== v26 ==
// PCPU
module PCPU(
	input clock,
	input enable,
	input reset,
	input start,
	input [15:0] d_datain,
	input [15:0] i_datain,
	input [3:0] select_y,
	output wire [7:0] d_addr,
	output wire [15:0] d_dataout,
	output wire d_we,
	output wire [7:0] i_addr,
	output reg [15:0] y
);
Settings: LEC_CHECK=0, ABC_AREA=1, CAP_MARGIN=15, CELL_PAD_IN_SITES_DETAIL_PLACEMENT=1, CELL_PAD_IN_SITES_GLOBAL_PLACEMENT=1, CORE_ASPECT_RATIO=0.85, CORE_MARGIN=6, CORE_UTILIZATION=27, CTS_CLUSTER_SIZE=44, GPL_ROUTABILITY_DRIVEN=0, GPL_TIMING_DRIVEN=1, HOLD_SLACK_MARGIN=0.13, MAX_ROUTING_LAYER=met4, PLACE_DENSITY_LB_ADDON=0.03, SETUP_SLACK_MARGIN=0.87, SLEW_MARGIN=5; clock period 5.14 ns.
run.sh (not shown) runs the stock make flow with config.mk's settings and CLKGATE_MAP_FILE=.
Modified inputs, v12 compared to v26
==> flow/config.mk <==
export PLATFORM = sky130hd
export DESIGN_NAME = PCPU
export DESIGN_NICKNAME = PCPU
export VERILOG_FILES = /design/flow/design.v
export SDC_FILE = /design/flow/constraint.sdc
export NUM_CORES = 4
export LEC_CHECK = 0
export CAP_MARGIN = 20
export CELL_PAD_IN_SITES_DETAIL_PLACEMENT = 2
export CELL_PAD_IN_SITES_GLOBAL_PLACEMENT = 1
export CORE_MARGIN = 10
export CORE_UTILIZATION = 70
export CTS_CLUSTER_DIAMETER = 381
export GPL_ROUTABILITY_DRIVEN = 1
export GPL_TIMING_DRIVEN = 1
export SLEW_MARGIN = 20
==> flow/constraint.sdc <==
create_clock -name core_clock -period 5.5 [get_ports {clock}]
set_input_delay 1.1000 -clock core_clock [delete_from_list [all_inputs] [get_ports {clock}]]
set_output_delay 1.1000 -clock core_clock [all_outputs]
set_load 0.01 [all_outputs]
--- outcome ---
- Among v26 and v12, the run that stopped before the end is v12, and it is the only one.
- FAIL v12 @ global placement without I/O: tool exited with error
- v12 vs v26: die area down
- Changes observed in v12 relative to v26: number of flops mapped to enable cells by yosys neither gained nor lost much, horizontal die dimension decreased by about 40% relative to the old numbers, synthesized cell count moved down, Yosys chip area increased about 1.8%, placeable core region fell by about 60%.
diff inputs: v12 => v54
==> flow/config.mk <==
export PLATFORM = sky130hd
export DESIGN_NAME = PCPU
export DESIGN_NICKNAME = PCPU
export VERILOG_FILES = /design/flow/design.v
export SDC_FILE = /design/flow/constraint.sdc
export NUM_CORES = 4
export LEC_CHECK = 0
export CAP_MARGIN = 20
export CORE_MARGIN = 2
export CORE_UTILIZATION = 66
export SLEW_MARGIN = 20
==> flow/constraint.sdc <==
create_clock -name core_clock -period 4.44 [get_ports {clock}]
set_input_delay 0.8880 -clock core_clock [delete_from_list [all_inputs] [get_ports {clock}]]
set_output_delay 0.8880 -clock core_clock [all_outputs]
set_load 0.01 [all_outputs]
Notes after the runs:
- The flow completed for v54, but it is not clean: the layout still shows negative setup slack.
- v12 → v54: vertical extent of the die dropped 4.9%; number of instances in the synthesized netlist barely changed; die area dropped 9.5%.
Edits applied to the flow inputs when going from v54 to v35:
--- a/flow/config.mk
+++ b/flow/config.mk
@@ -6,4 +6,5 @@
 export NUM_CORES = 4
 export LEC_CHECK = 0
+export ABC_AREA = 1
 export CAP_MARGIN = 20
 export CORE_MARGIN = 2
==> flow/constraint.sdc <==
create_clock -name core_clock -period 3.3 [get_ports {clock}]
set_input_delay 0.6600 -clock core_clock [delete_from_list [all_inputs] [get_ports {clock}]]
set_output_delay 0.6600 -clock core_clock [all_outputs]
set_load 0.01 [all_outputs]
Results
Count of distinct cell types in the synthesized netlist: v54 and v35 compared, lower one is v35. Number of placed cells counting well taps is lower on v54. Status(v35) = ERROR, stage = global routing. Xor/xnor cell area share of the yosys netlist ended up 0.21 points lower on v35 than on v54. From v35 to v54, post-synthesis sequential element count did not move at all. Relative to v54, effective utilization at floorplan increased by 0.36 points in v35. Per the comparison of v35 with v54, summed instance area of the synthesized netlist saw a decrease, post-placement worst setup slack saw a decrease, total cell area reported by yosys after synthesis saw a decrease, TritonCTS buffer count saw a decrease, synthesized cell count saw an increase. Simple-gate share of the synthesized area: v35 > v54.
What v46 does differently from v35 at the input level:
--- a/flow/config.mk
+++ b/flow/config.mk
@@ -9,4 +9,7 @@
 export CAP_MARGIN = 20
 export CORE_MARGIN = 2
-export CORE_UTILIZATION = 66
+export CORE_UTILIZATION = 72
+export CTS_CLUSTER_DIAMETER = 218
+export CTS_CLUSTER_SIZE = 99
+export SETUP_SLACK_MARGIN = 0.89
 export SLEW_MARGIN = 20
==> flow/constraint.sdc <==
create_clock -name core_clock -period 3.03 [get_ports {clock}]
set_input_delay 0.6060 -clock core_clock [delete_from_list [all_inputs] [get_ports {clock}]]
set_output_delay 0.6060 -clock core_clock [all_outputs]
set_load 0.01 [all_outputs]
==> results <==
- v46 failed in clock tree synthesis with DPL-0033.
- In v46, the width of the chip came out 4.2% below the value in v35.
- Re cell total in the yosys stat output: no difference whatsoever between v46 and v35.
- Area of the die of v46 falls short of that of v35 by a little under 10%.
- Area of the core in v46 is about 8% lower than in v35
- Compared with v35, v46 shows number of rows created at floorplan that has gone down by a few percent.
- Post-placement cell area went up by a few percent going from v35 to v46.
- v46 ends up with a post-DP HPWL that is about 2.5% higher than in v35.
- Taking v35 as the reference, in v46 area fraction in full adders, half adders and majority gates did not really move, async set-reset flop share out of synthesis did not really move, synthesized cell count did not really move.
Input changes introduced in v39 (baseline for comparison: v46):
==> flow/config.mk <==
export PLATFORM = sky130hd
export DESIGN_NAME = PCPU
export DESIGN_NICKNAME = PCPU
export VERILOG_FILES = /design/flow/design.v
export SDC_FILE = /design/flow/constraint.sdc
export NUM_CORES = 4
export LEC_CHECK = 0
export CAP_MARGIN = 20
export CORE_MARGIN = 2
export CORE_UTILIZATION = 52
export SLEW_MARGIN = 20
==> flow/constraint.sdc <==
create_clock -name core_clock -period 5.21 [get_ports {clock}]
set_input_delay 1.0420 -clock core_clock [delete_from_list [all_inputs] [get_ports {clock}]]
set_output_delay 1.0420 -clock core_clock [all_outputs]
set_load 0.01 [all_outputs]
==> comparison <==
Looking at the reports, v39 completed the entire flow and the layout it produced met the timing, design-rule and antenna checks. No final results exist for v46, since it was stopped by error DPL-0033 during clock tree synthesis. The die used by v39 is larger than the one used by v46. Against v46, v39 reports a synthesized area that is higher. v39 vs. v46: mux contribution to synthesized area shows an increase of 14 points, instance area at placement shows a reduction of 9.0%, number of standard cells after synthesis shows a reduction of 20%, proportion of synthesized chip area in sequential cells shows a reduction of 0.49 points. Diff v46 -> v39 | die span in y | up by more than 10%. In v39 relative to v46, width of the chip had gone up by more than 10%. Count of cell types in the netlist, v46 and v39: higher on v39.
